## willow
## div_avalon
module div_avalon
	#(
		parameter W     = 32,
				  CBIT  = 6		 
	 )
	(
		input wire clk, reset,
		input wire [2:0] div_address,
		input wire div_chipselect,
		input wire div_write,
		input wire [W-1:0] div_writedata,
		output wire [W-1:0] div_readdata,
		output wire div_irq,
		output wire div_rdy
	);
    localparam [2:0]
        SET_DIVIDEND  = 3'h0,
        SET_DIVISOR   = 3'h1,
        START         = 3'h2,
        GET_QUOTIENT  = 3'h3,
        GET_REMAINDER = 3'h4,
        GET_READY     = 3'h5,
        DONE_TRG      = 3'h6;
	wire div_start, div_ready, set_done_trg, clr_done_trg;
	reg [W-1:0] dvnd_reg, dvsr_reg;
	reg done_trg_reg;
	wire [W-1:0] quo, rmd;
	wire wr_en, wr_dvnd, wr_dvsr;
	div #(.W(32), .CBIT(6)) d1
		 ( .clk(clk), .reset(reset), .str_trg(div_start), .dvsr(dvsr_reg), .dvnd(dvnd_reg),   
		   .ready(div_ready), .done_trg(set_done_trg), .quo(quo), .rmd(rmd));         
	always @ (posedge clk, posedge reset)
	begin
		if (reset)
		begin
			dvnd_reg <= 0;
			dvsr_reg <= 0;
			done_trg_reg <= 0;
		end
		else
		begin
			if (wr_dvnd)
				dvnd_reg <= div_writedata;
			if (wr_dvsr)
				dvsr_reg <= div_writedata;
			if (set_done_trg)
				done_trg_reg <= 1'b1;
			else if (clr_done_trg)
				done_trg_reg <= 1'b0;
		end
	end
	assign wr_en = div_write & div_chipselect;
	assign wr_dvnd = (div_address == SET_DIVIDEND) & wr_en;
	assign wr_dvsr = (div_address == SET_DIVISOR) & wr_en;
	assign div_start = (div_address == START) & wr_en;
	assign clr_done_trg = (div_address == DONE_TRG) & wr_en;
	assign div_readdata = (div_address == GET_QUOTIENT) ? quo :
								 (div_address == GET_REMAINDER) ? rmd :
								 (div_address == GET_READY) ? {31'b0, div_ready} : {31'b0, done_trg_reg};
	assign div_rdy = div_ready;
	assign div_irq = done_trg_reg;
endmodule
Size in the first run: roughly 73 I/O pins, ~10000 um^2 of cells after synthesis.
make LEC_CHECK=0 ABC_AREA=1 CAP_MARGIN=20 CORE_MARGIN=2 CORE_UTILIZATION=72 CTS_CLUSTER_DIAMETER=400 CTS_CLUSTER_SIZE=10 PLACE_DENSITY=0.36 SLEW_MARGIN=20 finish   # period 2.51 ns
run.sh (not shown) runs the stock make flow with config.mk's settings and CLKGATE_MAP_FILE=.
Although it ran to completion, willow produced a layout that fails the final checks because of setup timing.
--- input diff willow..garnet ---
--- a/flow/config.mk
+++ b/flow/config.mk
@@ -10,6 +10,7 @@
 export CORE_MARGIN = 2
 export CORE_UTILIZATION = 72
-export CTS_CLUSTER_DIAMETER = 400
-export CTS_CLUSTER_SIZE = 10
-export PLACE_DENSITY = 0.36
+export CTS_CLUSTER_DIAMETER = 225
+export CTS_CLUSTER_SIZE = 100
+export HOLD_SLACK_MARGIN = 0.28
+export SETUP_SLACK_MARGIN = 0.45
 export SLEW_MARGIN = 20
[summary]
- Status for garnet and willow: no clean run
- In willow the implementation completed, yet the final layout does not meet the checks, the culprit being setup timing.
- Re maximum level of the CTS H-tree: no difference whatsoever between garnet and willow.
- garnet against willow: estimated wirelength of the detail-placed design went up; placed cell count went up.
Inputs modified between garnet and raven:
==> flow/config.mk <==
export PLATFORM = sky130hd
export DESIGN_NAME = div_avalon
export DESIGN_NICKNAME = div_avalon
export VERILOG_FILES = /design/flow/design.v
export SDC_FILE = /design/flow/constraint.sdc
export NUM_CORES = 4
export LEC_CHECK = 0
export CAP_MARGIN = 20
export CORE_MARGIN = 2
export CORE_UTILIZATION = 57
export SLEW_MARGIN = 20
==> flow/constraint.sdc <==
create_clock -name core_clock -period 2.65 [get_ports {clk}]
set_input_delay 0.5300 -clock core_clock [delete_from_list [all_inputs] [get_ports {clk}]]
set_output_delay 0.5300 -clock core_clock [all_outputs]
set_load 0.01 [all_outputs]
- No crash in raven: every stage finished, but the layout fails its final checks due to setup timing.
- Relative to garnet, raven improves post-placement worst setup slack.
- Die outline width ends up lower on garnet.
- raven vs. garnet: mapped cell area shrank by about 9%; synthesized cell count lost 39%; chip area estimate from yosys synthesis fell by 9.4%; area fraction in mux cells climbed 17 points; global placer's final weighted congestion dropped 5.7%.
- raven vs. garnet: post-synthesis net count went down by 583.
- When raven is measured against garnet, its post-detailed-placement cell area turns out 2.2% lower.
- Compared to garnet, raven has post-cts gate resize count 115 lower.
The following lists how fjord was set up differently from raven:
--- a/flow/config.mk
+++ b/flow/config.mk
@@ -6,6 +6,7 @@
 export NUM_CORES = 4
 export LEC_CHECK = 0
+export ABC_AREA = 1
 export CAP_MARGIN = 20
 export CORE_MARGIN = 2
-export CORE_UTILIZATION = 57
+export CORE_UTILIZATION = 62
 export SLEW_MARGIN = 20
==> flow/constraint.sdc <==
create_clock -name core_clock -period 2.51 [get_ports {clk}]
set_input_delay 0.5020 -clock core_clock [delete_from_list [all_inputs] [get_ports {clk}]]
set_output_delay 0.5020 -clock core_clock [all_outputs]
set_load 0.01 [all_outputs]
==> comparison <==
Status for raven and fjord: clean finish in fjord only. Complete run, failing final checks: raven, reason setup timing. A cell at the slowest stage of the critical path of sky130_fd_sc_hd__a221oi_2 is what raven shows, while sky130_fd_sc_hd__dfrtp_1 belongs to fjord. Summary of fjord over raven: worst hold slack decreased by 0.023 ns relative to the old numbers, floorplan core density increased by 5.5 points relative to the old numbers. Looking at sequential fraction of the synthesis area, fjord sits 4.2 points below raven. Compared with raven, in fjord unique cell type count in the Yosys netlist saw a decrease; clock share of power saw little to no change. Compared with raven, fjord degrades post-layout total power. Comparing share of the cycle needed by the critical path after routing for raven and fjord, the bigger number came from raven. A startpoint of the worst setup timing path of d1.d_reg[25] is what fjord shows, while d1.rh_reg[0] belongs to raven. Delta (fjord minus raven): total die area has increased; met3 usage in global routing has increased; number of gates resized after cts has decreased.

* * *

The RTL this note starts from:
==> flow/design.v <==
module div 
	#(
		parameter W=32,
					 CBIT=6		 
	 )
	(
		input wire clk, reset, str_trg,
		input wire [W-1:0] dvsr, dvnd,
		output reg ready, done_trg,
		output wire [W-1:0] quo,rmd
	);
	localparam [1:0]
		idle = 2'b00,
		op = 2'b01,
		last = 2'b10,
		done = 2'b11;
	reg [1:0] state_reg, state_next;
	reg [W-1:0] rh_reg, rh_next, rl_reg, rl_next, rh_tmp, d_reg, d_next;
	reg [CBIT-1:0] n_reg, n_next;
	reg q_bit, start;
	always @ (posedge clk, posedge reset)
		if (reset)
		begin
			state_reg<=idle;
			rh_reg<=0;
			rl_reg<=0;
			d_reg<=0;
			n_reg<=0;
		end
		else
		begin
			state_reg<=state_next;
			rh_reg<=rh_next;
			rl_reg<=rl_next;
			d_reg<=d_next;
			n_reg<=n_next;
		end
		always @*
		begin
			start = str_trg;
			state_next = state_reg;
			ready = 1'b0;
			done_trg = 1'b0;
			rh_next = rh_reg;
			rl_next = rl_reg;
			d_next = d_reg;
			n_next = n_reg;
			case (state_reg)
				idle:
				begin
					ready = 1'b1;
					if (start)
					begin
						rh_next = 0;
						rl_next = dvnd;   
						d_next = dvsr;    
						n_next = W+1;     
						state_next = op;
					end
				end
				op:
				begin
					rl_next  = {rl_reg[W-2:0], q_bit};
					rh_next = {rh_tmp[W-2:0], rl_reg[W-1]};
					n_next = n_reg-1;
					if (n_next==1)
						state_next = last;
				end
				last:  
				begin
					rl_next = {rl_reg[W-2:0], q_bit};
					rh_next = rh_tmp;
					state_next = done;
				end
				done:
				begin
					done_trg = 1'b1;
					state_next = idle;
				end
				default: state_next = idle;
			endcase
		end
		always @*
			if (rh_reg >= d_reg)
			begin
				rh_tmp = rh_reg - d_reg;
				q_bit=1'b1;
			end
			else
			begin
				rh_tmp = rh_reg;
				q_bit = 1'b0;
			end
		assign quo = rl_reg;
		assign rmd = rh_reg;
endmodule
module div_avalon
	#(
		parameter W     = 32,
				  CBIT  = 6		 
	 )
	(
		input wire clk, reset,
		input wire [2:0] div_address,
		input wire div_chipselect,
		input wire div_write,
		input wire [W-1:0] div_writedata,
		output wire [W-1:0] div_readdata,
		output wire div_irq,
		output wire div_rdy
	);
    localparam [2:0]
        SET_DIVIDEND  = 3'h0,
        SET_DIVISOR   = 3'h1,
        START         = 3'h2,
        GET_QUOTIENT  = 3'h3,
        GET_REMAINDER = 3'h4,
        GET_READY     = 3'h5,
        DONE_TRG      = 3'h6;
	wire div_start, div_ready, set_done_trg, clr_done_trg;
	reg [W-1:0] dvnd_reg, dvsr_reg;
	reg done_trg_reg;
	wire [W-1:0] quo, rmd;
	wire wr_en, wr_dvnd, wr_dvsr;
	div #(.W(32), .CBIT(6)) d1
		 ( .clk(clk), .reset(reset), .str_trg(div_start), .dvsr(dvsr_reg), .dvnd(dvnd_reg),   
		   .ready(div_ready), .done_trg(set_done_trg), .quo(quo), .rmd(rmd));         
	always @ (posedge clk, posedge reset)
	begin
		if (reset)
		begin
			dvnd_reg <= 0;
			dvsr_reg <= 0;
			done_trg_reg <= 0;
		end
		else
		begin
			if (wr_dvnd)
				dvnd_reg <= div_writedata;
			if (wr_dvsr)
				dvsr_reg <= div_writedata;
			if (set_done_trg)
				done_trg_reg <= 1'b1;
			else if (clr_done_trg)
				done_trg_reg <= 1'b0;
		end
	end
	assign wr_en = div_write & div_chipselect;
	assign wr_dvnd = (div_address == SET_DIVIDEND) & wr_en;
	assign wr_dvsr = (div_address == SET_DIVISOR) & wr_en;
	assign div_start = (div_address == START) & wr_en;
	assign clr_done_trg = (div_address == DONE_TRG) & wr_en;
	assign div_readdata = (div_address == GET_QUOTIENT) ? quo :
								 (div_address == GET_REMAINDER) ? rmd :
								 (div_address == GET_READY) ? {31'b0, div_ready} : {31'b0, done_trg_reg};
	assign div_rdy = div_ready;
	assign div_irq = done_trg_reg;
endmodule
Settings: LEC_CHECK=0, ABC_AREA=1, CAP_MARGIN=20, CORE_ASPECT_RATIO=0.5, CORE_MARGIN=2, CORE_UTILIZATION=72, CTS_CLUSTER_DIAMETER=225, CTS_CLUSTER_SIZE=100, SETUP_SLACK_MARGIN=0.51, SLEW_MARGIN=20; clock period 2.51 ns.
The first run stopped in 5_1_grt, error GRT-0232.
Change:
- CORE_ASPECT_RATIO: 0.5 -> not set
- CTS_CLUSTER_DIAMETER: 225 -> 400
- CTS_CLUSTER_SIZE: 100 -> 99
- PLACE_DENSITY: not set -> 0.36
- SETUP_SLACK_MARGIN: 0.51 -> not set
What happened: This time the run completed and failed the layout checks on setup timing; synthesized area is unchanged; die area drops by 0.38%; synthesized cell count does not change.
Change:
- ABC_AREA: 1 -> not set
- CTS_CLUSTER_DIAMETER: 400 -> not set
- CTS_CLUSTER_SIZE: 99 -> 36
- PLACE_DENSITY: 0.36 -> 0.64
- clock period: 2.51 -> 3.12 ns (I/O delays scaled with it)
- The changed run completed, yet does not pass: setup timing
- synthesized area drops by 9.4%
- count of clock-buffer cells in the layout rises by 2
- worst setup slack gains 0.051 ns
- clock skew falls by 0.0052 ns
- synthesized cell count decreases by 39%

* * *

Setup of oak:
RTL: the design.v shown in full above, as it stands there.
make LEC_CHECK=0 CAP_MARGIN=20 CORE_MARGIN=2 CORE_UTILIZATION=68 CTS_CLUSTER_SIZE=25 SETUP_SLACK_MARGIN=0.87 SLEW_MARGIN=20 finish   # period 3.35 ns
Changes in pine relative to oak:
- clearing CTS_CLUSTER_SIZE, which used to be 25
- swapping 68 for 40 in CORE_UTILIZATION
- clearing SETUP_SLACK_MARGIN, which used to be 0.87
- swapping 3.35 for 4.13 in the clock period (ns, I/O delays scaled along)
--- outcome ---
Comparing global-route wire length before repair for pine and oak, the smaller number came from pine.
Going from oak to pine, global-route usage saw a decrease; sequential cell fraction of total power saw an increase; power density over the cells saw a decrease; routed wire length saw a decrease.
Setup changes, pine to birch
- PLACE_DENSITY_LB_ADDON: unset -> 0.09
- CTS_CLUSTER_DIAMETER: unset -> 364
- the clock period (ns, I/O delays scaled along): 4.13 -> 5.0
- birch: all stages complete, timing, DRC and antenna checks passed
- Status: die width parity (birch, pine)
- Summary of birch over pine: area added between synthesis and finish comparable; starting DRC count in detailed routing now larger.
diff inputs: birch => maple
- setting GPL_TIMING_DRIVEN to 0 for the first time
- setting MAX_ROUTING_LAYER to met4 for the first time
- changing the clock period (ns, I/O delays scaled along) from 5.0 to 7.31
==> comparison <==
On number of different library cells in the post-synthesis netlist, birch tracks maple almost exactly. Iteration tally of the first detailed-router pass ends up lower on birch. Placed wire-length estimate after detailed placement: maple higher than birch. Global routing met1 resource utilization was lower in birch than in maple. On worst clock skew, birch and maple are neck and neck. Min final RePlAce weighted congestion across birch and maple: birch. Against birch as the reference, maple delivers a higher via count.
> inputs changed (maple -> cedar)
- MAX_ROUTING_LAYER: met4 -> unset
- HOLD_SLACK_MARGIN: unset -> 0.19
- CORE_MARGIN: 2 -> 5
- CTS_CLUSTER_DIAMETER: 364 -> unset
- GPL_TIMING_DRIVEN: 0 -> unset
- PLACE_DENSITY_LB_ADDON: 0.09 -> unset
- the clock period (ns, I/O delays scaled along): 7.31 -> 5.0
==> results <==
Slew at the pin closest to its max-slew limit down 0.26 ns in cedar wrt maple. Against maple, final cell count in cedar fell by a few percent. Ratio of final minimum period to clock period: cedar vs maple up 3.7 points. Status: area taken by multi-input logic gates parity (cedar, maple). Going from maple to cedar, the sequential share of layout area was found to have gone up by 0.44 points.

* * *

// div_avalon: RTL as listed in full above, without the edits since
clock: 4.73 ns
lec_check: 0
cap_margin: 35
cell_pad_in_sites_detail_placement: 2
core_aspect_ratio: 0.81
core_margin: 9
core_utilization: 40
cts_cluster_diameter: 77
cts_cluster_size: 45
gpl_routability_driven: 0
min_routing_layer: met2
slew_margin: 20
tns_end_percent: 70
The first run finished clean.
Next try:
CAP_MARGIN = 20   (was 35)
CELL_PAD_IN_SITES_DETAIL_PLACEMENT = default   (was 2)
CORE_ASPECT_RATIO = default   (was 0.81)
CORE_MARGIN = 2   (was 9)
CORE_UTILIZATION = 72   (was 40)
CTS_CLUSTER_DIAMETER = default   (was 77)
CTS_CLUSTER_SIZE = default   (was 45)
GPL_ROUTABILITY_DRIVEN = default   (was 0)
HOLD_SLACK_MARGIN = 0.29   (was default)
MIN_ROUTING_LAYER = default   (was met2)
TNS_END_PERCENT = default   (was 70)
clock period = 3.2 ns   (was 4.73 ns; I/O delays follow)
What happened: Now the flow completed and failed the layout checks on setup timing; global-route usage grows by 6.3 points; die size falls by well over a third; critical path depth went down by 3; cell count fell by a few percent; count of clock-buffer cells in the layout shrinks by 1; hold slack gets worse by 0.0055 ns; sequential power increases by well over a third; worst setup slack loses 0.35 ns.
Next try:
CORE_UTILIZATION = 68   (was 72)
CTS_CLUSTER_SIZE = 36   (was default)
HOLD_SLACK_MARGIN = default   (was 0.29)
clock period = 2.86 ns   (was 3.2 ns; I/O delays follow)
The changed run finished but failed the layout checks on setup timing.
Global-route usage is higher by 1.9 points.
Critical path depth is higher by 4.
First-iteration DRC count is higher by 15%.
Total power is higher by 30%.
Die size is higher by 5.7%.
Sequential share of layout area is lower by 3.3 points.
Wire length is higher by 19%.
Clock power is higher by 13%.
Design area is higher by 9.7%.
Hold slack barely changes.
Next try:
CORE_UTILIZATION = 45   (was 68)
CTS_CLUSTER_SIZE = default   (was 36)
SETUP_SLACK_MARGIN = 0.69   (was default)
clock period = 2.65 ns   (was 2.86 ns; I/O delays follow)
Effect:
- The changed run completed and failed the layout checks on setup timing
- total power rises by 3.8%
- first-iteration DRC count shrinks by 68%
- count of clock-buffer cells in the layout is unchanged
- global-route usage goes down by 19 points
- non-clock buffer count came out higher by 76
- setup slack improved by 0.012 ns
- via count went down by 14%
- register-to-register slack hardly moves
No activity file was given, so power comes from the tool's default toggle rates.
